**flow/run.sh**
```bash
#!/bin/bash
# the make line also repeats each setting of config.mk as NAME=value (left out here)
make -C /OpenROAD-flow-scripts/flow DESIGN_CONFIG=/design/flow/config.mk WORK_HOME=/design/flow/orfs CLKGATE_MAP_FILE= finish
```
**flow/config.mk**
```make
export PLATFORM = sky130hd
export DESIGN_NAME = axis_matvec_mul
export DESIGN_NICKNAME = axis_matvec_mul
export VERILOG_FILES = /design/flow/design.v
export SDC_FILE = /design/flow/constraint.sdc
export NUM_CORES = 4
export LEC_CHECK = 0
export CAP_MARGIN = 20
export CORE_MARGIN = 2
export CORE_UTILIZATION = 40
export SLEW_MARGIN = 20
```
**flow/constraint.sdc**
```tcl
create_clock -name core_clock -period 4.62 [get_ports {clk}]
set_input_delay 0.9240 -clock core_clock [delete_from_list [all_inputs] [get_ports {clk}]]
set_output_delay 0.9240 -clock core_clock [all_outputs]
set_load 0.01 [all_outputs]
```
**flow/design.v**
```verilog
module matvec_mul #(
    parameter R=8, C=8, W_X=8, W_K=8,
    localparam DEPTH = $clog2(C),
               W_M = W_X + W_K,
               W_Y = W_M + DEPTH
  )(  
    input  logic clk, cen,
    input  logic signed [R-1:0][C-1:0][W_K-1:0] k,
    input  logic signed        [C-1:0][W_X-1:0] x, 
    output logic signed        [R-1:0][W_Y-1:0] y
  );
  localparam C_PAD = 2**$clog2(C);
  logic signed [W_Y-1:0] tree [R][DEPTH+1][C_PAD];  
  logic signed [C_PAD-1:0][W_X-1:0] x_pad;
  logic signed [R-1:0][C_PAD-1:0][W_K-1:0] k_pad;      
  always_comb begin
    x_pad = '0;
    k_pad = '0;
    for (int i = 0; i < C; i++) begin
      x_pad[i] = x[i];
    end
    for (int i = 0; i < R; i++) begin
      for (int j = 0; j < C; j++) begin
        k_pad[i][j] = k[i][j];
      end
    end
  end
  genvar r, c, d, a;
  for (r=0; r<R; r=r+1) begin
    for (c=0; c<C_PAD; c=c+1)
      always_ff @(posedge clk)   
        if (cen) tree[r][0][c] <= $signed(k_pad[r][c]) * $signed(x_pad[c]);
    for (d=0; d<DEPTH; d=d+1)
      for (a=0; a<C_PAD/2**(d+1); a=a+1)
        always_ff @(posedge clk)   
          if (cen) tree[r][d+1][a] <= tree[r][d][2*a] + tree[r][d][2*a+1];
    assign y[r] = tree[r][DEPTH][0];
  end
endmodule
module axis_matvec_mul #(
    parameter R=8, C=8, W_X=4, W_K=3,
    localparam W_Y = W_X + W_K + $clog2(C)
)(
    input  logic clk, rstn,
    output logic s_axis_kx_tready,
    input  logic s_axis_kx_tvalid,
    input  logic [R*C*W_K + C*W_X -1:0] s_axis_kx_tdata,
    input  logic m_axis_y_tready,
    output logic m_axis_y_tvalid,
    output logic [R*W_Y-1:0] m_axis_y_tdata
);
    typedef enum logic [2:0] {
        IDLE,
        LOAD_DATA,
        COMPUTING,
        RESULT_READY
    } state_t;
    state_t state, next_state;
    logic [R-1:0][C-1:0][W_K-1:0] k_reg;
    logic [C-1:0][W_X-1:0] x_reg;
    logic [R*W_Y-1:0] y_reg;
    logic computing;
    logic [$clog2(C+2)-1:0] compute_counter;
    always_ff @(posedge clk or negedge rstn) begin
        if (!rstn) begin
            state <= IDLE;
        end else begin
            state <= next_state;
        end
    end
    matvec_mul #(
        .R(R), .C(C), .W_X(W_X), .W_K(W_K)
    ) MATVEC (
        .clk(clk),
        .cen(computing),
        .k(k_reg),
        .x(x_reg),
        .y(y_reg)
    );
    always_comb begin
        next_state = state;
        case (state)
            IDLE: 
                if (s_axis_kx_tvalid && s_axis_kx_tready)
                    next_state = LOAD_DATA;
            LOAD_DATA:
                next_state = COMPUTING;
            COMPUTING: 
                if (compute_counter == C+1)
                    next_state = RESULT_READY;
            RESULT_READY:
                if (m_axis_y_tready)
                    next_state = IDLE;
        endcase
    end
    always_ff @(posedge clk or negedge rstn) begin
        if (!rstn) begin
            k_reg <= '0;
            x_reg <= '0;
            computing <= 1'b0;
            compute_counter <= '0;
            m_axis_y_tvalid <= 1'b0;
            m_axis_y_tdata <= '0;
        end else begin
            case (state)
                IDLE: begin
                    compute_counter <= '0;
                    computing <= 1'b0;
                    if (s_axis_kx_tvalid && s_axis_kx_tready) begin
                        for (int r = 0; r < R; r++) begin
                            for (int c = 0; c < C; c++) begin
                                k_reg[r][c] <= s_axis_kx_tdata[(r*C + c)*W_K +: W_K];
                            end
                        end
                        for (int c = 0; c < C; c++) begin
                            x_reg[c] <= s_axis_kx_tdata[R*C*W_K + c*W_X +: W_X];
                        end
                    end
                end
                LOAD_DATA: begin
                    computing <= 1'b1;
                end
                COMPUTING: begin
                    compute_counter <= compute_counter + 1;
                    if (compute_counter == C+1) begin
                        m_axis_y_tdata <= y_reg;
                        m_axis_y_tvalid <= 1'b1;
                        computing <= 1'b0;
                    end
                end
                RESULT_READY: begin
                    if (m_axis_y_tready) begin
                        m_axis_y_tvalid <= 1'b0;
                    end
                end
            endcase
        end
    end
    assign s_axis_kx_tready = (state == IDLE);
endmodule
```
==> results of run 1 <==
per-layer routing:
metal | global-route usage | up-vias | wire (um)
li1 | - | 24700 | -
met1 | 0.232 | 24800 | 83100
met2 | 0.308 | 867 | 91500
met3 | 0.0249 | 279 | 6810
met4 | 0.0655 | 4 | 6760
met5 | 0 | - | 21
final cells by class:
cell class	count	area share
clock buffer	197	0.0454
inverter	656	0.0260
tap	2688	0.0355
timing repair buffer	386	0.0421
clock inverter	93	0.00902
antenna	11	0.000291
sequential	1322	0.403
multi-input combinational	4705	0.439
stage by stage:
stage / instances / worst slack, ps / cell area (um^2)
2_1_floorplan: 6836 / -2920 / 82800
3_3_place_gp: 9756 / 1300 / 89500
3_5_place_dp: 9756 / 1210 / 89500
4_1_cts: 10000 / 1210 / 94600
5_1_grt: 10000 / 1140 / 94700
6_report: 10100 / 1280 / 94700
==> flow_summary_export.csv, run 1 <==
group,metric,value,unit
run,openroad.warnings,35,
floorplan,die_height,459,um
logic_synthesis,adder_share,0.225,
critical_path,r2r_start,"x_reg[6]$_DFFE_PN0P_",
clock_network,root_buffer,"clkbuf_16",
floorplan,fp.dieW,459,um
timing,final-setup-viol-count,0,
clock_network,cts_sinks,1322,
final_layout,logic_area,41600,um^2
route,wirelength,188000,um
timing,tns,0,ps
logic_synthesis,yosys-top-cells-count,"edfxtp_1, ha_1, inv_1",
route,drt_iter0_drc,2756,
clock_network,cts_buffer_depth,3,
critical_path,critPathLaunchType,"flop",
floorplan,ios,310,
logic_synthesis,edf_count,1008,
global_routing,first_global_vias,51800,
logic_synthesis,synth_flops,1322,
timing,rsz0062_at_grt,"no",
critical_path,crit_top_cell,"fa_1",
global_routing,gr-total-overflow,0,
clock_network,clk_pin_slew,70,ps
place,dp_hpwl,142000,um
timing,finClkSkew,26.8,ps
global_routing,antenna_found_initial,14,
critical_path,cp_data_arrival_time,3880,ps
route,drc,0,
clock_network,cts_htree_levels,4,
final_layout,seq_area,38100,um^2
critical_path,path_buffers,1,
final_layout,syn_to_final_growth,14.4,%
critical_path,path_class,"flop to flop",
critical_path,crit_family,"adder cells",
timing,relSlewSlack,0.217,
route,first_pass_iters,7,
clock_network,cts_tree,"yes",
logic_synthesis,synthTopCellsByArea,"edfxtp_1, ha_1, dfrtp_1",
route,postRouteAntennaNets,0,
floorplan,core-area,205000,um^2
clock_network,cts-hold-fix-buffers,0,
logic_synthesis,yosysTopAreaCellShare,0.366,
logic_synthesis,async_flop_share,0.238,
critical_path,rr_worst_depth,7,
logic_synthesis,syn-cell-area,82800,um^2
logic_synthesis,syn_avg_cell_area,12.1,um^2
critical_path,rrSetupSlack,1280,ps
floorplan,chipArea,211000,um^2
clock_network,clock.latency.late_pin,790,ps
logic_synthesis,synth_nets,8359,
logic_synthesis,ys_sh_simple,0.0904,
route,wire_per_inst,18.7,um
place,io_buffer_count,309,
critical_path,critPathMaxFanout,26,
global_routing,grt_pass1_wl,293000,um
route,vias,50700,
timing,worst_slew_pin_slew,1170,ps
place,place.gp.congestion,0.853,
timing,fmax,0.299,GHz
clock_network,cts_buffers,157,
logic_synthesis,synth_cells,6836,
logic_synthesis,largest_area_cell,"edfxtp_1",
final_layout,fill_cells,18400,
critical_path,required,5160,ps
critical_path,worstPathCellList,"nand2_1 > fa_1 > inv_1 > fa_1 > ha_1 > fa_1 > xor2_1",
run,drv_cap,0,
logic_synthesis,ys_sh_aoi,0.0776,
route,vias_per_cell,5.04,
hold_path,min_path_type,"primary input to asynchronous set/reset pin",
clock_network,ctsResizeCount,0,
logic_synthesis,synthFlopType,"edfxtp_1",
timing,final_hold_viol_count,0,
floorplan,initial_utilization,0.403,
critical_path,cp-startpoint,"x_reg[6]$_DFFE_PN0P_",
timing,min_period_over_period,0.724,
logic_synthesis,ys_cells,6836,
final_layout,post-route-util,0.461,
timing,drv_slew,0,
logic_synthesis,ys.warnings.count,3,
critical_path,slowest_delay,1120,ps
logic_synthesis,ys_seq_frac,0.461,
logic_synthesis,top_logic_kind,"adder cells",
timing,holdWs,194,ps
global_routing,grt_usage,0.180,
critical_path,cp-endpoint,"MATVEC.tree[1][5]$_DFFE_PP_",
timing,min_period,3340,ps
critical_path,cp-end-kind,"flop",
final_layout,fin_nets,8751,
critical_path,timing.rr.end,"MATVEC.tree[1][5]$_DFFE_PP_",
critical_path,slowest_stage,"dfrtp_1",
logic_synthesis,synthXorXnorAreaFrac,0.0668,
logic_synthesis,synth_cell_types,58,
floorplan,rows,166,
logic_synthesis,yosys_area,82800,um^2
status,status,"finished clean",
logic_synthesis,synthMuxAreaShare,0.0422,
global_routing,grt_max_degree,122,
clock_network,cts_setup_buffers,0,
critical_path,crit_cells,7,
logic_synthesis,yosysMostFrequentCell,"edfxtp_1",
==> inputs of run 2 (changes only) <==
Settings changed: ABC_AREA set to 1, CAP_MARGIN 20 to 40, CELL_PAD_IN_SITES_GLOBAL_PLACEMENT set to 3, CORE_ASPECT_RATIO set to 0.87, CORE_UTILIZATION 40 to 15, CTS_CLUSTER_SIZE set to 100, GPL_ROUTABILITY_DRIVEN set to 0, MIN_ROUTING_LAYER set to met2, PLACE_DENSITY_LB_ADDON set to 0.27, SETUP_SLACK_MARGIN set to 0.03.
Clock period 4.62 ns to 4.94 ns, I/O delays scaled along.
==> flow_summary_export.csv, run 2 <==
group,metric,value,unit
clock_network,cts_buffer_depth,4,
floorplan,initial_utilization,0.151,
route,drt_iter0_drc,7912,
logic_synthesis,yosysTopAreaCellShare,0.354,
logic_synthesis,ys.warnings.count,3,
logic_synthesis,yosys_area,85500,um^2
logic_synthesis,top_logic_kind,"adder cells",
clock_network,cts_sinks,1322,
timing,finClkSkew,64.9,ps
critical_path,cp-startpoint,"x_reg[29]$_DFFE_PN0P_",
global_routing,grt_max_degree,138,
timing,min_period_over_period,0.715,
final_layout,seq_area,38100,um^2
global_routing,grt_usage,0.160,
route,first_pass_iters,7,
route,vias_per_cell,4.88,
critical_path,slowest_delay,890,ps
final_layout,syn_to_final_growth,23.0,%
floorplan,die_height,708,um
floorplan,ios,310,
final_layout,logic_area,40900,um^2
timing,worst_slew_pin_slew,838,ps
logic_synthesis,yosysMostFrequentCell,"nand2_1",
global_routing,grt_pass1_wl,446000,um
logic_synthesis,synthXorXnorAreaFrac,0.0434,
clock_network,cts_buffers,192,
critical_path,cp_data_arrival_time,4180,ps
final_layout,fill_cells,62600,
critical_path,worstPathCellList,"buf_4 > nand2_1 > fa_1 > inv_1 > fa_1 > ha_1 > fa_1 > xor2_1",
timing,drv_slew,0,
critical_path,crit_family,"adder cells",
route,wire_per_inst,17.7,um
logic_synthesis,synth_cells,9189,
clock_network,root_buffer,"clkbuf_16",
global_routing,gr-total-overflow,0,
floorplan,core-area,568000,um^2
timing,fmax,0.283,GHz
clock_network,cts_setup_buffers,0,
logic_synthesis,synthTopCellsByArea,"edfxtp_1, ha_1, nand2_1",
place,io_buffer_count,309,
logic_synthesis,adder_share,0.218,
critical_path,crit_cells,8,
global_routing,first_global_vias,98900,
place,dp_hpwl,234000,um
logic_synthesis,edf_count,1008,
critical_path,slowest_stage,"dfrtp_1",
logic_synthesis,synth_nets,10700,
logic_synthesis,ys_seq_frac,0.446,
final_layout,fin_nets,11200,
clock_network,clk_pin_slew,60,ps
logic_synthesis,ys_cells,9189,
critical_path,path_buffers,2,
critical_path,path_class,"flop to flop",
critical_path,crit_top_cell,"fa_1",
floorplan,rows,258,
route,vias,85000,
critical_path,timing.rr.end,"MATVEC.tree[231][5]$_DFFE_PP_",
timing,final_hold_viol_count,0,
timing,rsz0062_at_grt,"no",
critical_path,rrSetupSlack,1410,ps
hold_path,min_path_type,"primary input to asynchronous set/reset pin",
logic_synthesis,synth_flops,1322,
logic_synthesis,syn-cell-area,85500,um^2
clock_network,ctsResizeCount,0,
logic_synthesis,synthMuxAreaShare,0,
critical_path,rr_worst_depth,8,
route,drc,0,
clock_network,cts_tree,"yes",
clock_network,cts-hold-fix-buffers,0,
logic_synthesis,async_flop_share,0.238,
run,openroad.warnings,40,
logic_synthesis,largest_area_cell,"edfxtp_1",
critical_path,critPathLaunchType,"flop",
logic_synthesis,syn_avg_cell_area,9.31,um^2
global_routing,antenna_found_initial,0,
critical_path,r2r_start,"x_reg[29]$_DFFE_PN0P_",
timing,holdWs,74.3,ps
status,status,"finished clean",
run,drv_cap,0,
logic_synthesis,synth_cell_types,34,
route,postRouteAntennaNets,0,
logic_synthesis,synthFlopType,"edfxtp_1",
clock_network,cts_htree_levels,4,
final_layout,post-route-util,0.185,
logic_synthesis,ys_sh_aoi,0.0419,
timing,final-setup-viol-count,0,
critical_path,cp-endpoint,"MATVEC.tree[231][5]$_DFFE_PP_",
clock_network,clock.latency.late_pin,940,ps
critical_path,cp-end-kind,"flop",
timing,relSlewSlack,0.441,
timing,min_period,3530,ps
floorplan,fp.dieW,814,um
logic_synthesis,ys_sh_simple,0.175,
critical_path,critPathMaxFanout,14,
logic_synthesis,yosys-top-cells-count,"nand2_1, inv_1, edfxtp_1",
critical_path,required,5590,ps
floorplan,chipArea,576000,um^2
route,wirelength,309000,um
## run 2: per-stage QoR
stage | TNS [ps] | instances | worst slack (ps) | cell area [um^2]
global route | 0 | 17400 | 1270 | 105000
CTS | 0 | 17400 | 1190 | 105000
global placement | 0 | 17000 | 1210 | 98400
floorplan | -2618040 | 9189 | -2910 | 85600
detailed placement | 0 | 17000 | 1220 | 98600
finish | 0 | 17400 | 1410 | 105000
## run 2: routing by layer
layer	track usage	share of wire	vias up
met2	0.189	0.53	22500
met1	-	0	31400
met5	0.00854	0.0010	-
li1	-	-	30300
met3	0.226	0.43	925
met4	0.0202	0.036	6
## run 2: final cells by class
type	count	share of cell area
Antenna cell	74	0.00176
Inverter	1574	0.0562
Multi-Input combinational cell	6158	0.389
Clock inverter	113	0.0104
Timing Repair Buffer	409	0.0409
Sequential cell	1322	0.362
Clock buffer	244	0.0500
Tap cell	7540	0.0896
==> inputs of run 3 (changes only) <==
Settings changed: ABC_AREA 1 to not set, CELL_PAD_IN_SITES_GLOBAL_PLACEMENT 3 to not set, CORE_ASPECT_RATIO 0.87 to not set, CORE_UTILIZATION 15 to 72, CTS_CLUSTER_SIZE 100 to 45, GPL_ROUTABILITY_DRIVEN 0 to not set, MIN_ROUTING_LAYER met2 to not set, PLACE_DENSITY set to 0.65, PLACE_DENSITY_LB_ADDON 0.27 to not set, SETUP_SLACK_MARGIN 0.03 to 0.64.
Clock period 4.94 ns to 2.84 ns, I/O delays scaled along.
==> flow_summary_export.csv, run 3 <==
group,metric,value,unit
critical_path,worstPathCellList,"buf_12 > buf_4 > and2_1 > fa_2 > ha_4 > ha_2 > inv_1 > fa_2 > xnor2_1",
global_routing,grt_pass1_wl,318000,um
route,drc,0,
route,postRouteAntennaNets,0,
logic_synthesis,syn_avg_cell_area,12.1,um^2
critical_path,rr_worst_depth,9,
clock_network,root_buffer,"clkbuf_16",
critical_path,required,3340,ps
critical_path,timing.rr.end,"MATVEC.tree[226][5]$_DFFE_PP_",
timing,relSlewSlack,0.389,
timing,worst_slack,-47.9,ps
route,drt-met1-wl,85100,um
timing,holdWs,367,ps
timing,rsz0062_at_grt,"yes",
place,io_buffer_count,309,
logic_synthesis,ys_sh_aoi,0.0776,
place,dp_hpwl,144000,um
logic_synthesis,largest_area_cell,"edfxtp_1",
logic_synthesis,ys_seq_frac,0.461,
critical_path,path_class,"flop to flop",
critical_path,crit_cells,9,
critical_path,critPathLaunchType,"flop",
run,drv_cap,0,
global_routing,grt_usage,0.356,
floorplan,rows,124,
run,openroad.warnings,33,
global_routing,grt_max_degree,86,
critical_path,crit_top_cell,"fa_2",
global_routing,antenna_found_initial,11,
route,vias,56900,
status,status,"failed layout checks",
global_routing,gr-total-overflow,0,
timing,finClkSkew,28.3,ps
floorplan,core-area,114000,um^2
route,vias_per_cell,6.26,
critical_path,path_buffers,3,
floorplan,ios,310,
logic_synthesis,synthTopCellsByArea,"edfxtp_1, ha_1, dfrtp_1",
route,wirelength,226000,um
route,first_pass_iters,14,
status,failed_checks,"setup timing",
place,place.gp.congestion,0.920,
logic_synthesis,synth_cells,6836,
floorplan,initial_utilization,0.725,
route,top_layer_used,"met5",
clock_network,clock.latency.late_pin,770,ps
logic_synthesis,yosys-top-cells-count,"edfxtp_1, ha_1, inv_1",
critical_path,slowest_delay,450,ps
critical_path,cp-startpoint,"x_reg[10]$_DFFE_PN0P_",
logic_synthesis,synth_cell_types,58,
final_layout,final_cell_area,99700,um^2
route,wl_met3,18100,um
logic_synthesis,ys.warnings.count,3,
timing,min_period,2890,ps
logic_synthesis,synthMuxAreaShare,0.0422,
critical_path,critPathMaxFanout,9,
clock_network,cts_tree,"yes",
floorplan,fp.dieW,343,um
logic_synthesis,async_flop_share,0.238,
floorplan,chipArea,118000,um^2
timing,drv_slew,0,
critical_path,cp_data_arrival_time,3390,ps
logic_synthesis,yosys_area,82800,um^2
timing,fmax,0.346,GHz
logic_synthesis,synth_nets,8359,
logic_synthesis,top_logic_kind,"adder cells",
critical_path,slowest_stage,"dfrtp_2",
clock_network,cts_htree_levels,4,
floorplan,die_height,343,um
place,place_area,89300,um^2
timing,worst_slew_pin_slew,904,ps
timing,min_period_over_period,1.02,
critical_path,rrSetupSlack,-50,ps
final_layout,fill_cells,5228,
global_routing,first_global_vias,56500,
logic_synthesis,ys_sh_simple,0.0904,
logic_synthesis,synthFlopType,"edfxtp_1",
clock_network,cts_buffers,145,
final_layout,syn_to_final_growth,20.4,%
clock_network,cts_buffer_depth,3,
route,wire_per_inst,24.8,um
final_layout,post-route-util,0.873,
logic_synthesis,synth_flops,1322,
clock_network,clk_pin_slew,70,ps
logic_synthesis,yosysMostFrequentCell,"edfxtp_1",
clock_network,cts_sinks,1322,
logic_synthesis,syn-cell-area,82800,um^2
logic_synthesis,adder_share,0.225,
timing,tns,-47.9,ps
hold_path,min_path_type,"primary input to asynchronous set/reset pin",
critical_path,r2r_start,"x_reg[10]$_DFFE_PN0P_",
route,route.met2.wl,108000,um
critical_path,cp-end-kind,"flop",
timing,final_hold_viol_count,0,
logic_synthesis,ys_cells,6836,
final_layout,fin_nets,8980,
logic_synthesis,edf_count,1008,
route,drt_iter0_drc,5943,
critical_path,crit_family,"adder cells",
logic_synthesis,yosysTopAreaCellShare,0.366,
timing,final-setup-viol-count,1,
logic_synthesis,synthXorXnorAreaFrac,0.0668,
critical_path,cp-endpoint,"MATVEC.tree[226][5]$_DFFE_PP_",
-- run 3: area by class of cell --
cell class / instances / area, um^2 / area share
flip-flops and latches: 1322 / 38200 / 0.383
clock buffers: 197 / 4200 / 0.0421
clock inverters: 70 / 667 / 0.00669
inverters: 656 / 2460 / 0.0247
well taps: 1512 / 1890 / 0.0190
multi-input cells: 4705 / 45300 / 0.455
repair buffers: 627 / 6940 / 0.0696
diodes: 1 / 2.50 / 0.0000251
-- run 3: repair_timing --
action	CTS	global route
endpoints found under the hold margin	36	0
gates cloned	20	7
setup buffers	71	47
pin swaps	148	208
hold buffers	1	0
setup endpoints to repair	376	426
resized	342	384
-- run 3: metal layers --
metal,vias up,track usage
met5,-,0
met4,12,0.166
met3,773,0.0491
met2,2912,0.588
met1,28100,0.471
li1,25200,-
-- run 3: stage by stage --
| step | instances | setup slack (ps) |
|---|---|---|
| 2_1_floorplan | 6836 | -4700 |
| 3_3_place_gp | 8675 | 46.9 |
| 3_5_place_dp | 8675 | -47.2 |
| 4_1_cts | 9034 | 143 |
| 5_1_grt | 9090 | -77.0 |
| 6_report | 9090 | -47.9 |
==> inputs of run 4 (changes only) <==
Settings changed: CAP_MARGIN 40 to 15, CTS_CLUSTER_DIAMETER set to 41, SETUP_SLACK_MARGIN 0.64 to -0.24.
Clock period 2.84 ns to 2.32 ns, I/O delays scaled along.
==> flow_summary_export.csv, run 4 <==
group,metric,value,unit
critical_path,cp-end-kind,"flop",
floorplan,fp.dieW,343,um
floorplan,rows,124,
final_layout,fill_cells,4154,
critical_path,cp-startpoint,"x_reg[18]$_DFFE_PN0P_",
global_routing,grt_use_met2,0.653,
timing,finClkSkew,49.6,ps
critical_path,crit_family,"adder cells",
logic_synthesis,yosys_area,82800,um^2
logic_synthesis,edf_count,1008,
route,first_pass_iters,6,
global_routing,grt_pass1_wl,346000,um
place,pre_cts_ws,-592,ps
logic_synthesis,synth_cells,6836,
logic_synthesis,synthTopCellsByArea,"edfxtp_1, ha_1, dfrtp_1",
final_layout,post-route-util,0.909,
global_routing,first_global_vias,61500,
global_routing,grt_usage,0.390,
global_routing,grt_max_degree,96,
logic_synthesis,ys_cells,6836,
timing,rsz0062_at_grt,"yes",
clock_network,clock.latency.late_pin,860,ps
place,place_inst,9048,
critical_path,rr_worst_depth,8,
critical_path,rrSetupSlack,-600,ps
critical_path,cp_data_arrival_time,3520,ps
timing,min_period_over_period,1.26,
final_layout,instances_no_fill,9491,
timing,holdWs,173,ps
logic_synthesis,synthXorXnorAreaFrac,0.0668,
route,wirelength,260000,um
logic_synthesis,ys_sh_aoi,0.0776,
critical_path,r2r_start,"x_reg[18]$_DFFE_PN0P_",
floorplan,die_height,343,um
logic_synthesis,synth_cell_types,58,
timing,final-setup-viol-count,229,
logic_synthesis,adder_share,0.225,
critical_path,slowest_delay,510,ps
logic_synthesis,ys_seq_frac,0.461,
timing,final_hold_viol_count,0,
run,drv_cap,0,
critical_path,path_class,"flop to flop",
run,openroad.warnings,33,
clock_network,clk_pin_slew,80,ps
route,wire_per_inst,27.4,um
critical_path,path_buffers,2,
logic_synthesis,yosysMostFrequentCell,"edfxtp_1",
floorplan,chipArea,118000,um^2
floorplan,ios,310,
clock_network,cts_tree,"yes",
place,place.gp.congestion,0.907,
place,io_buffer_count,309,
global_routing,met3_usage,0.0688,
logic_synthesis,ys_sh_simple,0.0904,
clock_network,cts_sinks,1322,
timing,worst_slack,-601,ps
logic_synthesis,yosysTopAreaCellShare,0.366,
floorplan,initial_utilization,0.725,
global_routing,busiest_layer,"met2",
logic_synthesis,synthMuxAreaShare,0.0422,
critical_path,worstPathCellList,"clkbuf_16 > nand2_1 > fa_1 > inv_2 > fa_2 > ha_4 > fa_2 > xor2_1",
logic_synthesis,top_logic_kind,"adder cells",
status,status,"failed layout checks",
logic_synthesis,ys.warnings.count,3,
final_layout,fin_nets,9351,
route,vias,61600,
clock_network,cts_buffer_depth,3,
critical_path,cp-endpoint,"MATVEC.tree[68][5]$_DFFE_PP_",
clock_network,root_buffer,"clkbuf_16",
timing,worst_slew_pin_slew,695,ps
critical_path,required,2920,ps
logic_synthesis,largest_area_cell,"edfxtp_1",
logic_synthesis,yosys-top-cells-count,"edfxtp_1, ha_1, inv_1",
critical_path,slowest_stage,"dfrtp_2",
clock_network,cts_buffers,166,
logic_synthesis,synthFlopType,"edfxtp_1",
logic_synthesis,async_flop_share,0.238,
status,failed_checks,"setup timing",
clock_network,cts_htree_levels,4,
place,place_area,92500,um^2
timing,drv_slew,0,
critical_path,timing.rr.end,"MATVEC.tree[68][5]$_DFFE_PP_",
global_routing,grt_use_met1,0.477,
timing,min_period,2920,ps
floorplan,core-area,114000,um^2
route,postRouteAntennaNets,0,
logic_synthesis,syn-cell-area,82800,um^2
timing,relSlewSlack,0.531,
logic_synthesis,synth_flops,1322,
final_layout,syn_to_final_growth,25.4,%
global_routing,gr-total-overflow,0,
critical_path,critPathMaxFanout,6,
logic_synthesis,syn_avg_cell_area,12.1,um^2
critical_path,crit_cells,8,
hold_path,min_path_type,"primary input to asynchronous set/reset pin",
place,dp_hpwl,151000,um
route,vias_per_cell,6.49,
logic_synthesis,synth_nets,8359,
final_layout,final_cell_area,104000,um^2
route,drt_iter0_drc,7100,
critical_path,crit_top_cell,"fa_2",
critical_path,critPathLaunchType,"flop",
route,drc,0,
timing,fmax,0.342,GHz
global_routing,antenna_found_initial,14,
## run 4: stage by stage
stage / TNS [ps]
after floorplan: -5305200
after global placement: -59600
after detailed placement: -70870
after CTS: -53830
after global routing: -75640
final: -66120
## run 4: what timing repair did
action | 4_1_cts | 5_1_grt
endpoints found under the setup margin | 184 | 190
setup buffers | 71 | 96
hold endpoints to repair | 26 | 0
hold buffers | 1 | 0
pin swaps | 161 | 301
gates resized | 387 | 437
gates cloned | 15 | 16
## run 4: final cells by class
cell class              instances  area [um^2]  share of cell area
diodes                          7         17.5            0.000169
inverters                     656         2460              0.0237
well taps                    1512         1890              0.0182
clock inverters               133         1400              0.0135
multi-input cells            4705        45700               0.440
repair buffers                977         9820              0.0946
clock buffers                 179         4380              0.0422
flip-flops and latches       1322        38200               0.368
## run 4: layer usage
| layer | up-vias | wire, um |
|---|---|---|
| met5 | - | 60 |
| met4 | 8 | 21700 |
| met3 | 1312 | 25400 |
| met2 | 4090 | 124000 |
| met1 | 30200 | 88700 |
| li1 | 26000 | - |
==> inputs of run 5 (changes only) <==
Settings changed: CAP_MARGIN 15 to 5, CTS_CLUSTER_DIAMETER 41 to not set, CTS_CLUSTER_SIZE 45 to 41, PLACE_DENSITY 0.65 to 0.64, SETUP_SLACK_MARGIN -0.24 to -0.23.
==> flow_summary_export.csv, run 5 <==
group,metric,value,unit
critical_path,rr_worst_depth,9,
critical_path,slowest_stage,"fa_1",
critical_path,timing.rr.end,"MATVEC.tree[194][8]$_DFFE_PP_",
route,wirelength,232000,um
logic_synthesis,ys.warnings.count,3,
timing,min_period,2740,ps
logic_synthesis,synth_flops,1322,
logic_synthesis,ys_sh_aoi,0.0776,
global_routing,first_global_vias,59800,
floorplan,initial_utilization,0.725,
critical_path,cp-endpoint,"MATVEC.tree[194][8]$_DFFE_PP_",
timing,min_period_over_period,1.18,
clock_network,cts_buffer_depth,3,
critical_path,r2r_start,"x_reg[10]$_DFFE_PN0P_",
logic_synthesis,top_logic_kind,"adder cells",
final_layout,syn_to_final_growth,22.4,%
critical_path,path_buffers,2,
critical_path,slowest_delay,550,ps
logic_synthesis,edf_count,1008,
floorplan,ios,310,
clock_network,clk_pin_slew,60,ps
critical_path,path_class,"flop to flop",
hold_path,min_path_type,"primary input to asynchronous set/reset pin",
place,dp_hpwl,152000,um
timing,relSlewSlack,0.462,
critical_path,cp_data_arrival_time,3240,ps
clock_network,root_buffer,"clkbuf_16",
critical_path,cp-startpoint,"x_reg[10]$_DFFE_PN0P_",
logic_synthesis,synth_nets,8359,
run,openroad.warnings,36,
global_routing,grt_usage,0.374,
clock_network,cts_buffers,146,
logic_synthesis,synth_cells,6836,
logic_synthesis,synthXorXnorAreaFrac,0.0668,
place,place.gp.congestion,0.911,
clock_network,cts_tree,"yes",
logic_synthesis,synthTopCellsByArea,"edfxtp_1, ha_1, dfrtp_1",
global_routing,grt_pass1_wl,334000,um
critical_path,critPathLaunchType,"flop",
clock_network,clock.latency.late_pin,770,ps
timing,final-setup-viol-count,206,
run,drv_cap,0,
global_routing,grt_max_degree,108,
global_routing,antenna_found_initial,14,
timing,worst_slack,-424,ps
logic_synthesis,synthMuxAreaShare,0.0422,
logic_synthesis,synthFlopType,"edfxtp_1",
logic_synthesis,yosys-top-cells-count,"edfxtp_1, ha_1, inv_1",
route,drt_iter0_drc,5761,
final_layout,post-route-util,0.887,
logic_synthesis,async_flop_share,0.238,
timing,final_hold_viol_count,0,
logic_synthesis,yosys_area,82800,um^2
critical_path,crit_cells,9,
logic_synthesis,ys_cells,6836,
floorplan,die_height,343,um
logic_synthesis,largest_area_cell,"edfxtp_1",
timing,drv_slew,0,
clock_network,cts_sinks,1322,
critical_path,cp-end-kind,"flop",
clock_network,cts_htree_levels,4,
logic_synthesis,adder_share,0.225,
route,wire_per_inst,24.7,um
floorplan,fp.dieW,343,um
critical_path,rrSetupSlack,-420,ps
timing,finClkSkew,24.1,ps
status,failed_checks,"setup timing",
final_layout,fin_nets,9287,
route,postRouteAntennaNets,0,
route,drc,0,
global_routing,gr-total-overflow,0,
timing,rsz0062_at_grt,"yes",
logic_synthesis,synth_cell_types,58,
route,vias_per_cell,6.27,
logic_synthesis,ys_sh_simple,0.0904,
floorplan,chipArea,118000,um^2
logic_synthesis,ys_seq_frac,0.461,
route,first_pass_iters,7,
floorplan,core-area,114000,um^2
critical_path,crit_family,"adder cells",
critical_path,worstPathCellList,"buf_6 > nand2_2 > fa_1 > inv_2 > fa_2 > ha_4 > a21o_1 > a21oi_2 > xor2_1",
logic_synthesis,yosysMostFrequentCell,"edfxtp_1",
status,status,"failed layout checks",
route,vias,58900,
place,io_buffer_count,309,
logic_synthesis,syn-cell-area,82800,um^2
critical_path,critPathMaxFanout,6,
critical_path,required,2820,ps
timing,worst_slew_pin_slew,801,ps
timing,fmax,0.364,GHz
floorplan,rows,124,
logic_synthesis,syn_avg_cell_area,12.1,um^2
logic_synthesis,yosysTopAreaCellShare,0.366,
run 5: cell type report:
cell class              instances  area, um^2
inverters                     656        2470
multi-input cells            4705       45100
diodes                          3        7.51
flip-flops and latches       1322       38200
clock buffers                 197        4030
fillers                      4898       12800
repair buffers                933        8940
well taps                    1512        1890
clock inverters                72         717
run 5: what timing repair did:
action,CTS,global route
setup endpoints to repair,183,189
cloned,11,7
buffers inserted,46,42
hold buffers,1,0
endpoints found under the hold margin,155,0
pin swaps,145,162
resized,362,315
run 5: metrics by stage:
step	cell area, um^2	setup TNS, ps	hold slack [ps]	setup WS (ps)	std cells
2_1_floorplan	83600	-5303910	168	-5220	6836
3_3_place_gp	92400	-49010	371	-420	9049
3_5_place_dp	92400	-59980	375	-486	9049
4_1_cts	99500	-49500	160	-389	9369
5_1_grt	101000	-64770	222	-438	9399
6_report	101000	-52080	220	-424	9400
run 5: metal layers:
metal	track usage	up-vias	part of all wire
li1	-	25800	-
met1	0.483	29200	0.37
met2	0.616	3108	0.47
met3	0.0546	849	0.084
met4	0.196	6	0.069
met5	0	-	0.00017
==> inputs of run 6 (changes only) <==
Settings changed: ABC_AREA set to 1, CAP_MARGIN 5 to 20, CTS_CLUSTER_DIAMETER set to 226, CTS_CLUSTER_SIZE 41 to 10, PLACE_DENSITY 0.64 to not set, SETUP_SLACK_MARGIN -0.23 to 0.56, TNS_END_PERCENT set to 10.
Clock period 2.32 ns to 1.88 ns, I/O delays scaled along.
==> flow_summary_export.csv, run 6 <==
group,metric,value,unit
logic_synthesis,ys_seq_frac,0.446,
floorplan,chipArea,122000,um^2
status,firstError,"[ERROR GRT-0232] Routing congestion too high. Check the congestion heatmap in the GUI.",
logic_synthesis,adder_share,0.218,
clock_network,cts_sinks,1322,
floorplan,fp.dieW,349,um
logic_synthesis,ys_sh_simple,0.175,
logic_synthesis,edf_count,1008,
place,place.gp.congestion,0.969,
logic_synthesis,async_flop_share,0.238,
logic_synthesis,synthXorXnorAreaFrac,0.0434,
logic_synthesis,yosysTopAreaCellShare,0.354,
logic_synthesis,syn-cell-area,85500,um^2
logic_synthesis,synthMuxAreaShare,0,
logic_synthesis,yosys-top-cells-count,"nand2_1, inv_1, edfxtp_1",
logic_synthesis,synth_cells,9189,
global_routing,grt_usage,0.806,
logic_synthesis,largest_area_cell,"edfxtp_1",
logic_synthesis,synthFlopType,"edfxtp_1",
clock_network,cts_htree_levels,4,
floorplan,initial_utilization,0.725,
status,lastStage,"global routing (5_1_grt)",
logic_synthesis,syn_avg_cell_area,9.31,um^2
global_routing,gr-total-overflow,291,
logic_synthesis,synth_flops,1322,
logic_synthesis,yosysMostFrequentCell,"nand2_1",
logic_synthesis,synth_nets,10700,
place,pre_cts_ws,-1010,ps
clock_network,cts_buffers,150,
floorplan,rows,126,
logic_synthesis,ys_cells,9189,
logic_synthesis,synthTopCellsByArea,"edfxtp_1, ha_1, nand2_1",
clock_network,root_buffer,"clkbuf_16",
place,io_buffer_count,309,
logic_synthesis,ys.warnings.count,3,
logic_synthesis,top_logic_kind,"adder cells",
logic_synthesis,yosys_area,85500,um^2
clock_network,cts_buffer_depth,3,
status,status,"did not finish",
floorplan,ios,310,
place,dp_hpwl,181000,um
logic_synthesis,ys_sh_aoi,0.0419,
place,place_area,97600,um^2
floorplan,die_height,349,um
floorplan,core-area,118000,um^2
logic_synthesis,synth_cell_types,34,
## run 6: stage by stage
stage	hold slack [ps]	std cells
after floorplan	80.4	9189
after global placement	373	11800
after detailed placement	375	11800
after CTS	94.2	12200
## run 6: per-layer routing
layer  overflow  track usage
met2        165        0.962
met5          0        0.402
met3          5        0.683
met4        118        0.835
met1          3        0.776
## run 6: timing repair
| action | in CTS |
|---|---|
| hold endpoints to repair | 93 |
| hold buffers | 1 |
| buffers inserted | 125 |
| pin swaps | 493 |
| gates resized | 1110 |
| cloned | 16 |
| endpoints found under the setup margin | 2015 |
==> inputs of run 7 (changes only) <==
Settings changed: ABC_AREA 1 to not set, CORE_UTILIZATION 72 to 40, CTS_CLUSTER_DIAMETER 226 to not set, CTS_CLUSTER_SIZE 10 to not set, SETUP_SLACK_MARGIN 0.56 to not set, TNS_END_PERCENT 10 to not set.
Clock period 1.88 ns to 8.0 ns, I/O delays scaled along.
==> flow_summary_export.csv, run 7 <==
group,metric,value,unit
run,openroad.warnings,40,
place,place.gp.congestion,0.854,
critical_path,rrSetupSlack,4570,ps
logic_synthesis,ys.warnings.count,3,
run,drv_cap,0,
final_layout,syn_to_final_growth,14.0,%
route,drc,0,
clock_network,cts_buffer_depth,3,
critical_path,required,8670,ps
logic_synthesis,synth_nets,8359,
timing,rsz0062_at_grt,"no",
critical_path,worstPathCellList,"clkdlybuf4s50_1 > and2_4 > buf_4 > buf_4 > mux2_2",
clock_network,cts_htree_levels,4,
logic_synthesis,synthFlopType,"edfxtp_1",
global_routing,grt_pass1_wl,290000,um
critical_path,crit_top_cell,"buf_4",
global_routing,gr-total-overflow,0,
critical_path,slowest_delay,570,ps
timing,fmax,0.279,GHz
critical_path,cp-startpoint,"s_axis_kx_tvalid",
floorplan,die_height,459,um
place,io_buffer_count,309,
clock_network,root_buffer,"clkbuf_16",
logic_synthesis,yosys_area,82800,um^2
critical_path,timing.rr.end,"MATVEC.tree[196][8]$_DFFE_PP_",
final_layout,fin_nets,8723,
floorplan,ios,310,
clock_network,cts_sinks,1322,
logic_synthesis,async_flop_share,0.238,
floorplan,rows,166,
global_routing,first_global_vias,51800,
global_routing,antenna_found_initial,10,
clock_network,ctsResizeCount,0,
critical_path,path_buffers,3,
logic_synthesis,yosysTopAreaCellShare,0.366,
floorplan,initial_utilization,0.403,
critical_path,r2r_start,"x_reg[19]$_DFFE_PN0P_",
logic_synthesis,yosys-top-cells-count,"edfxtp_1, ha_1, inv_1",
status,status,"finished clean",
route,drt_iter0_drc,2892,
critical_path,rr_worst_depth,8,
critical_path,critPathMaxFanout,37,
logic_synthesis,synth_cell_types,58,
timing,holdWs,468,ps
clock_network,cts_tree,"yes",
clock_network,cts-hold-fix-buffers,0,
hold_path,hold_start,"state[2]$_DFF_PN0_",
logic_synthesis,synth_flops,1322,
logic_synthesis,syn-cell-area,82800,um^2
hold_path,min_path_type,"flop to flop",
route,wirelength,186000,um
route,first_pass_iters,7,
route,wire_per_inst,18.6,um
critical_path,cp-end-kind,"flop",
clock_network,cts_setup_buffers,0,
route,vias_per_cell,5.04,
critical_path,crit_cells,5,
timing,relSlewSlack,0.312,
logic_synthesis,syn_avg_cell_area,12.1,um^2
floorplan,core-area,205000,um^2
critical_path,critPathLaunchType,"primary input",
route,postRouteAntennaNets,0,
route,vias,50500,
logic_synthesis,top_logic_kind,"adder cells",
timing,final-setup-viol-count,0,
logic_synthesis,ys_sh_aoi,0.0776,
global_routing,grt_usage,0.178,
critical_path,path_class,"primary input to flop",
critical_path,crit_family,"buffers and inverters",
clock_network,cts_buffers,159,
logic_synthesis,edf_count,1008,
logic_synthesis,yosysMostFrequentCell,"edfxtp_1",
floorplan,chipArea,211000,um^2
logic_synthesis,ys_seq_frac,0.461,
critical_path,cp_data_arrival_time,4250,ps
logic_synthesis,largest_area_cell,"edfxtp_1",
logic_synthesis,synthXorXnorAreaFrac,0.0668,
hold_path,min_delay_worst_endpoint,"state[1]$_DFF_PN0_",
timing,finClkSkew,26.3,ps
logic_synthesis,synthMuxAreaShare,0.0422,
global_routing,grt_max_degree,169,
logic_synthesis,synthTopCellsByArea,"edfxtp_1, ha_1, dfrtp_1",
hold_path,holdPathStages,2,
critical_path,cp-endpoint,"k_reg[91]$_DFFE_PN0P_",
timing,drv_slew,0,
timing,worst_slew_pin_slew,1030,ps
logic_synthesis,ys_cells,6836,
timing,min_period,3590,ps
floorplan,fp.dieW,459,um
critical_path,slowest_stage,"and2_4",
logic_synthesis,ys_sh_simple,0.0904,
timing,final_hold_viol_count,0,
clock_network,clk_pin_slew,60,ps
logic_synthesis,adder_share,0.225,
timing,tns,0,ps
place,dp_hpwl,139000,um
logic_synthesis,synth_cells,6836,
timing,min_period_over_period,0.448,
clock_network,clock.latency.late_pin,800,ps
run 7: routing by layer:
| layer | GRT usage | vias up | share of wire |
|---|---|---|---|
| met3 | 0.0234 | 297 | 0.035 |
| met1 | 0.229 | 24700 | 0.44 |
| met4 | 0.0719 | 0 | 0.041 |
| met2 | 0.303 | 842 | 0.48 |
| li1 | - | 24700 | - |
| met5 | 0 | - | 0 |
run 7: through the flow:
| step | instances | cell area (um^2) | util | setup WS, ps |
|---|---|---|---|---|
| after floorplan | 6836 | 82800 | - | 274 |
| after detailed placement | 9727 | 89100 | 0.434 | 3640 |
| after global placement | 9727 | 89100 | 0.434 | 3660 |
| after global routing | 10000 | 94400 | 0.460 | 4370 |
| after CTS | 10000 | 94400 | 0.460 | 4420 |
| final | 10000 | 94400 | 0.460 | 4410 |
run 7: final cells by class:
class                           instances  area, um^2
Antenna cell                            3        7.51
Clock buffer                          214        4530
Clock inverter                         78         778
Fill cell                           18500      111000
Inverter                              656        2460
Multi-Input combinational cell       4705       41600
Sequential cell                      1322       38100
Tap cell                             2688        3360
Timing Repair Buffer                  356        3540
==> inputs of run 8 (changes only) <==
Settings changed: CAP_MARGIN 20 to 40, CELL_PAD_IN_SITES_DETAIL_PLACEMENT set to 1, CORE_ASPECT_RATIO set to 1.4, CORE_MARGIN 2 to 10, CTS_CLUSTER_DIAMETER set to 196, GPL_ROUTABILITY_DRIVEN set to 0, SETUP_SLACK_MARGIN set to 0.53, TNS_END_PERCENT set to 65.
==> flow_summary_export.csv, run 8 <==
group,metric,value,unit
status,status,"finished clean",
route,drt_iter0_drc,2284,
place,pre_cts_ws,4030,ps
critical_path,rrSetupSlack,4620,ps
logic_synthesis,synthXorXnorAreaFrac,0.0668,
global_routing,antenna_found_initial,18,
global_routing,gr-total-overflow,0,
floorplan,rows,197,
critical_path,worstPathCellList,"clkdlybuf4s50_1",
final_layout,fin_nets,8727,
route,vias_per_cell,5.24,
clock_network,cts_buffers,156,
timing,fmax,0.284,GHz
critical_path,cp_data_arrival_time,1920,ps
global_routing,first_global_vias,58700,
route,route.met2.wl,113000,um
timing,holdWs,461,ps
global_routing,grt_pass1_wl,330000,um
clock_network,cts_setup_buffers,0,
run,openroad.warnings,52,
logic_synthesis,edf_count,1008,
timing,drv_slew,0,
logic_synthesis,synth_cell_types,58,
timing,final_hold_viol_count,0,
timing,worst_slew_pin_slew,1130,ps
timing,min_period_over_period,0.440,
timing,finClkSkew,77.6,ps
final_layout,seq_area,38100,um^2
clock_network,clk_pin_slew,60,ps
clock_network,cts-hold-fix-buffers,0,
clock_network,root_buffer,"clkbuf_16",
critical_path,cp-end-kind,"output port",
logic_synthesis,ys_sh_simple,0.0904,
critical_path,critPathMaxFanout,5,
hold_path,min_delay_worst_endpoint,"m_axis_y_tdata[54]$_DFFE_PN0P_",
timing,rsz0062_at_grt,"no",
route,drt-met1-wl,83800,um
route,drc,0,
critical_path,timing.rr.end,"MATVEC.tree[193][5]$_DFFE_PP_",
route,top_layer_used,"met4",
logic_synthesis,yosysTopAreaCellShare,0.366,
logic_synthesis,synthTopCellsByArea,"edfxtp_1, ha_1, dfrtp_1",
critical_path,crit_cells,1,
final_layout,syn_to_final_growth,14.1,%
floorplan,fp.dieW,404,um
place,place_area,89300,um^2
floorplan,core-area,206000,um^2
critical_path,slowest_delay,570,ps
logic_synthesis,yosysMostFrequentCell,"edfxtp_1",
critical_path,r2r_start,"x_reg[7]$_DFFE_PN0P_",
timing,relSlewSlack,0.249,
final_layout,fill_cells,21400,
route,first_pass_iters,5,
critical_path,rr_worst_depth,7,
hold_path,hold_start,"MATVEC.tree[184][4]$_DFFE_PP_",
logic_synthesis,largest_area_cell,"edfxtp_1",
logic_synthesis,ys_cells,6836,
logic_synthesis,synth_flops,1322,
logic_synthesis,yosys-top-cells-count,"edfxtp_1, ha_1, inv_1",
floorplan,ios,310,
place,place_inst,9732,
critical_path,slowest_stage,"dfstp_2",
route,wirelength,214000,um
timing,final-setup-viol-count,0,
hold_path,min_path_type,"flop to flop",
final_layout,instances_no_fill,10000,
critical_path,crit_family,"flip-flops",
logic_synthesis,synthMuxAreaShare,0.0422,
logic_synthesis,synthFlopType,"edfxtp_1",
run,drv_cap,0,
global_routing,grt_usage,0.188,
clock_network,cts_sinks,1322,
critical_path,required,6400,ps
final_layout,logic_area,41600,um^2
route,vias,52500,
logic_synthesis,ys.warnings.count,3,
place,io_buffer_count,309,
clock_network,ctsResizeCount,0,
critical_path,critPathLaunchType,"flop",
critical_path,cp-endpoint,"s_axis_kx_tready",
logic_synthesis,adder_share,0.225,
timing,min_period,3520,ps
clock_network,cts_htree_levels,4,
critical_path,path_class,"flop to output port",
clock_network,clock.latency.late_pin,820,ps
route,wire_per_inst,21.3,um
floorplan,die_height,558,um
logic_synthesis,top_logic_kind,"adder cells",
timing,worst_slack,4480,ps
global_routing,grt_max_degree,180,
floorplan,chipArea,226000,um^2
route,wl_met3,7690,um
logic_synthesis,synth_nets,8359,
logic_synthesis,ys_seq_frac,0.461,
critical_path,cp-startpoint,"state[0]$_DFF_PN1_",
logic_synthesis,yosys_area,82800,um^2
place,dp_hpwl,161000,um
clock_network,cts_buffer_depth,4,
clock_network,cts_tree,"yes",
logic_synthesis,synth_cells,6836,
critical_path,path_buffers,1,
logic_synthesis,syn_avg_cell_area,12.1,um^2
route,postRouteAntennaNets,0,
logic_synthesis,ys_sh_aoi,0.0776,
timing,tns,0,ps
hold_path,holdPathStages,1,
final_layout,final_cell_area,94500,um^2
floorplan,initial_utilization,0.402,
logic_synthesis,syn-cell-area,82800,um^2
logic_synthesis,async_flop_share,0.238,
==> run 8: layer usage <==
layer	vias up	global-route usage
met2	871	0.355
met3	388	0.0241
li1	24600	-
met4	0	0.0755
met1	26700	0.211
met5	-	0
==> run 8: stage by stage <==
step           utilization
6_report             0.459
5_1_grt              0.459
4_1_cts              0.459
3_5_place_dp         0.434
3_3_place_gp         0.433
2_1_floorplan            -
==> run 8: cell type report <==
type,count,share of cell area
timing repair buffer,363,0.0397
antenna,7,0.000185
inverter,656,0.0261
clock buffer,203,0.0466
sequential,1322,0.404
clock inverter,74,0.00837
tap,2686,0.0356
multi-input combinational,4705,0.440
==> inputs of run 9 (changes only) <==
Settings changed: CAP_MARGIN 40 to 20, CELL_PAD_IN_SITES_DETAIL_PLACEMENT 1 to not set, CORE_ASPECT_RATIO 1.4 to not set, CORE_MARGIN 10 to 2, CORE_UTILIZATION 40 to 68, CTS_CLUSTER_DIAMETER 196 to not set, GPL_ROUTABILITY_DRIVEN 0 to not set, MAX_ROUTING_LAYER set to met4, SETUP_SLACK_MARGIN 0.53 to not set, TNS_END_PERCENT 65 to not set.
Clock period 8.0 ns to 5.54 ns, I/O delays scaled along.
==> flow_summary_export.csv, run 9 <==
group,metric,value,unit
timing,min_period,3450,ps
critical_path,slowest_delay,1020,ps
global_routing,grt_pass1_wl,288000,um
final_layout,fin_nets,8709,
critical_path,slowest_stage,"dfrtp_1",
logic_synthesis,syn_avg_cell_area,12.1,um^2
critical_path,timing.rr.end,"MATVEC.tree[192][4]$_DFFE_PP_",
timing,holdWs,296,ps
timing,drv_slew,0,
logic_synthesis,yosys_area,82800,um^2
logic_synthesis,synth_nets,8359,
critical_path,rrSetupSlack,2090,ps
logic_synthesis,ys_seq_frac,0.461,
route,wl_met3,10400,um
clock_network,clk_pin_slew,60,ps
global_routing,grt_usage,0.310,
clock_network,cts_tree,"yes",
clock_network,cts_setup_buffers,0,
final_layout,syn_to_final_growth,12.0,%
clock_network,cts_sinks,1322,
route,wire_per_inst,20.6,um
critical_path,rr_worst_depth,9,
timing,worst_slew_pin_slew,1100,ps
critical_path,crit_top_cell,"inv_1",
logic_synthesis,synth_flops,1322,
critical_path,critPathLaunchType,"flop",
floorplan,initial_utilization,0.683,
logic_synthesis,ys_sh_aoi,0.0776,
run,drv_cap,0,
global_routing,grt_max_degree,178,
timing,tns,0,ps
timing,final_hold_viol_count,0,
logic_synthesis,adder_share,0.225,
route,postRouteAntennaNets,0,
logic_synthesis,async_flop_share,0.238,
floorplan,rows,128,
global_routing,antenna_found_initial,6,
floorplan,ios,310,
critical_path,path_class,"flop to flop",
route,first_pass_iters,6,
clock_network,root_buffer,"clkbuf_16",
critical_path,cp-endpoint,"MATVEC.tree[192][4]$_DFFE_PP_",
clock_network,cts-hold-fix-buffers,0,
route,wirelength,184000,um
timing,worst_slack,2090,ps
status,status,"finished clean",
logic_synthesis,synthFlopType,"edfxtp_1",
logic_synthesis,synthXorXnorAreaFrac,0.0668,
logic_synthesis,synth_cells,6836,
critical_path,path_buffers,4,
route,drc,0,
place,dp_hpwl,136000,um
hold_path,min_path_type,"primary input to asynchronous set/reset pin",
logic_synthesis,yosysTopAreaCellShare,0.366,
place,io_buffer_count,309,
floorplan,core-area,121000,um^2
logic_synthesis,ys_cells,6836,
route,vias,52100,
logic_synthesis,largest_area_cell,"edfxtp_1",
critical_path,worstPathCellList,"buf_4 > nand2_1 > inv_1 > fa_1 > ha_1 > ha_1 > inv_1 > fa_1 > inv_1",
clock_network,ctsResizeCount,0,
critical_path,crit_cells,9,
timing,finClkSkew,19.3,ps
logic_synthesis,synthTopCellsByArea,"edfxtp_1, ha_1, dfrtp_1",
timing,final-setup-viol-count,0,
floorplan,die_height,353,um
logic_synthesis,ys_sh_simple,0.0904,
logic_synthesis,ys.warnings.count,3,
global_routing,gr-total-overflow,0,
timing,relSlewSlack,0.256,
route,vias_per_cell,5.83,
logic_synthesis,edf_count,1008,
logic_synthesis,yosys-top-cells-count,"edfxtp_1, ha_1, inv_1",
global_routing,first_global_vias,52100,
logic_synthesis,synth_cell_types,58,
critical_path,r2r_start,"x_reg[3]$_DFFE_PN0P_",
route,drt_iter0_drc,4229,
logic_synthesis,top_logic_kind,"adder cells",
clock_network,clock.latency.late_pin,780,ps
timing,rsz0062_at_grt,"no",
place,pre_cts_ws,2020,ps
run,openroad.warnings,43,
floorplan,fp.dieW,353,um
route,top_layer_used,"met4",
logic_synthesis,syn-cell-area,82800,um^2
route,route.met2.wl,87300,um
timing,min_period_over_period,0.624,
critical_path,cp-startpoint,"x_reg[3]$_DFFE_PN0P_",
critical_path,critPathMaxFanout,20,
route,drt-met1-wl,79900,um
place,place.gp.congestion,0.905,
critical_path,required,6070,ps
critical_path,cp-end-kind,"flop",
logic_synthesis,synthMuxAreaShare,0.0422,
logic_synthesis,yosysMostFrequentCell,"edfxtp_1",
timing,fmax,0.289,GHz
clock_network,cts_htree_levels,4,
critical_path,cp_data_arrival_time,3980,ps
clock_network,cts_buffer_depth,3,
critical_path,crit_family,"adder cells",
floorplan,chipArea,125000,um^2
clock_network,cts_buffers,146,
==> run 9: area by class of cell <==
| cell class | instances | area (um^2) |
|---|---|---|
| Multi-Input combinational cell | 4705 | 41600 |
| Sequential cell | 1322 | 38100 |
| Fill cell | 7862 | 28500 |
| Clock buffer | 192 | 4100 |
| Timing Repair Buffer | 355 | 3590 |
| Inverter | 656 | 2460 |
| Tap cell | 1625 | 2030 |
| Clock inverter | 78 | 820 |
| Antenna cell | 5 | 12.5 |
==> run 9: layer usage <==
layer	GRT usage	vias to the layer above
li1	-	24600
met1	0.420	25800
met2	0.487	1414
met3	0.0379	296
met4	0.110	0
met5	-	-
==> run 9: metrics by stage <==
step	utilization	cells	cell area, um^2
6_report	0.765	8938	92700
5_1_grt	0.765	8936	92700
4_1_cts	0.765	8933	92700
3_5_place_dp	0.724	8663	87800
3_3_place_gp	0.724	8663	87800
2_1_floorplan	-	6836	82800
==> inputs of run 10 (changes only) <==
Settings changed: ABC_AREA set to 1, CORE_UTILIZATION 68 to 72, CTS_CLUSTER_SIZE set to 91, MAX_ROUTING_LAYER met4 to not set, PLACE_DENSITY_LB_ADDON set to 0.28.
Clock period 5.54 ns to 6.24 ns, I/O delays scaled along.
==> flow_summary_export.csv, run 10 <==
group,metric,value,unit
status,status,"finished clean",
critical_path,slowest_stage,"dfrtp_1",
floorplan,ios,310,
global_routing,first_global_vias,66100,
clock_network,cts_buffers,144,
timing,final-setup-viol-count,0,
route,first_pass_iters,8,
logic_synthesis,syn_avg_cell_area,9.31,um^2
clock_network,clk_pin_slew,60,ps
logic_synthesis,adder_share,0.218,
place,io_buffer_count,309,
critical_path,worstPathCellList,"clkinv_1 > nand2_1 > fa_1 > fa_1 > inv_1 > ha_1 > inv_1 > fa_1 > xnor2_1",
route,drc,0,
global_routing,grt_pass1_wl,341000,um
hold_path,min_path_type,"flop to flop",
critical_path,cp-endpoint,"MATVEC.tree[135][5]$_DFFE_PP_",
logic_synthesis,synth_cell_types,34,
critical_path,cp-end-kind,"flop",
critical_path,required,6760,ps
global_routing,grt_max_degree,185,
global_routing,grt_usage,0.363,
route,postRouteAntennaNets,0,
final_layout,fill_cells,6969,
logic_synthesis,syn-cell-area,85500,um^2
critical_path,cp-startpoint,"x_reg[28]$_DFFE_PN0P_",
critical_path,crit_cells,9,
logic_synthesis,ys_sh_simple,0.175,
route,wire_per_inst,19.4,um
critical_path,critPathMaxFanout,17,
logic_synthesis,async_flop_share,0.238,
place,pre_cts_ws,2050,ps
final_layout,syn_to_final_growth,11.3,%
logic_synthesis,synthTopCellsByArea,"edfxtp_1, ha_1, nand2_1",
logic_synthesis,top_logic_kind,"adder cells",
timing,finClkSkew,27.4,ps
run,openroad.warnings,47,
logic_synthesis,synth_cells,9189,
timing,rsz0062_at_grt,"no",
logic_synthesis,yosys_area,85500,um^2
clock_network,clock.latency.late_pin,780,ps
clock_network,cts_tree,"yes",
critical_path,r2r_start,"x_reg[28]$_DFFE_PN0P_",
logic_synthesis,largest_area_cell,"edfxtp_1",
clock_network,cts_buffer_depth,3,
floorplan,initial_utilization,0.725,
hold_path,min_delay_worst_endpoint,"m_axis_y_tdata[62]$_DFFE_PN0P_",
floorplan,core-area,118000,um^2
critical_path,rrSetupSlack,2310,ps
run,drv_cap,0,
critical_path,crit_top_cell,"fa_1",
clock_network,cts-hold-fix-buffers,0,
logic_synthesis,yosysMostFrequentCell,"nand2_1",
clock_network,cts_setup_buffers,0,
timing,min_period,3930,ps
logic_synthesis,synthFlopType,"edfxtp_1",
hold_path,hold_start,"MATVEC.tree[216][2]$_DFFE_PP_",
clock_network,cts_sinks,1322,
floorplan,rows,126,
route,vias_per_cell,5.76,
critical_path,crit_family,"adder cells",
place,dp_hpwl,156000,um
timing,worst_slew_pin_slew,1200,ps
timing,drv_slew,0,
route,drt_iter0_drc,6810,
place,place_area,90500,um^2
place,place.gp.congestion,0.950,
timing,relSlewSlack,0.203,
floorplan,chipArea,122000,um^2
global_routing,gr-total-overflow,0,
clock_network,root_buffer,"clkbuf_16",
critical_path,slowest_delay,930,ps
logic_synthesis,synthMuxAreaShare,0,
global_routing,antenna_found_initial,8,
logic_synthesis,ys.warnings.count,3,
critical_path,rr_worst_depth,9,
clock_network,ctsResizeCount,0,
critical_path,path_buffers,3,
logic_synthesis,synthXorXnorAreaFrac,0.0434,
logic_synthesis,ys_sh_aoi,0.0419,
logic_synthesis,ys_seq_frac,0.446,
floorplan,fp.dieW,349,um
hold_path,holdPathStages,2,
critical_path,cp_data_arrival_time,4460,ps
logic_synthesis,ys_cells,9189,
final_layout,fin_nets,11100,
timing,min_period_over_period,0.630,
critical_path,critPathLaunchType,"flop",
logic_synthesis,yosysTopAreaCellShare,0.354,
logic_synthesis,edf_count,1008,
logic_synthesis,synth_nets,10700,
critical_path,path_class,"flop to flop",
floorplan,die_height,349,um
timing,final_hold_viol_count,0,
critical_path,timing.rr.end,"MATVEC.tree[135][5]$_DFFE_PP_",
final_layout,final_cell_area,95200,um^2
route,vias,64600,
timing,fmax,0.254,GHz
clock_network,cts_htree_levels,4,
route,wirelength,218000,um
logic_synthesis,yosys-top-cells-count,"nand2_1, inv_1, edfxtp_1",
timing,worst_slack,2310,ps
logic_synthesis,synth_flops,1322,
[run 10: layout make-up]
cell class	instances	area [um^2]	share of cell area
Clock buffer	202	4140	0.0434
Timing Repair Buffer	359	3590	0.0377
Multi-Input combinational cell	6158	40900	0.430
Inverter	1574	5920	0.0621
Clock inverter	65	584	0.00614
Sequential cell	1322	38100	0.400
Antenna cell	1	2.50	0.0000263
Tap cell	1536	1920	0.0202
[run 10: routing by layer]
metal  wire [um]  up-vias  track usage
li1            -    30100            -
met1       80100    30700        0.445
met2      103000     3054        0.601
met3       19700      732       0.0643
met4       14500        6        0.222
met5          45        -            0
[run 10: stage by stage]
step	setup TNS, ps	util	hold slack (ps)	instances
floorplan	-1306340	-	425	9189
global placement	0	0.767	429	10900
detailed placement	0	0.767	435	10900
CTS	0	0.807	445	11200
global route	0	0.807	459	11200
finish	0	0.807	440	11200
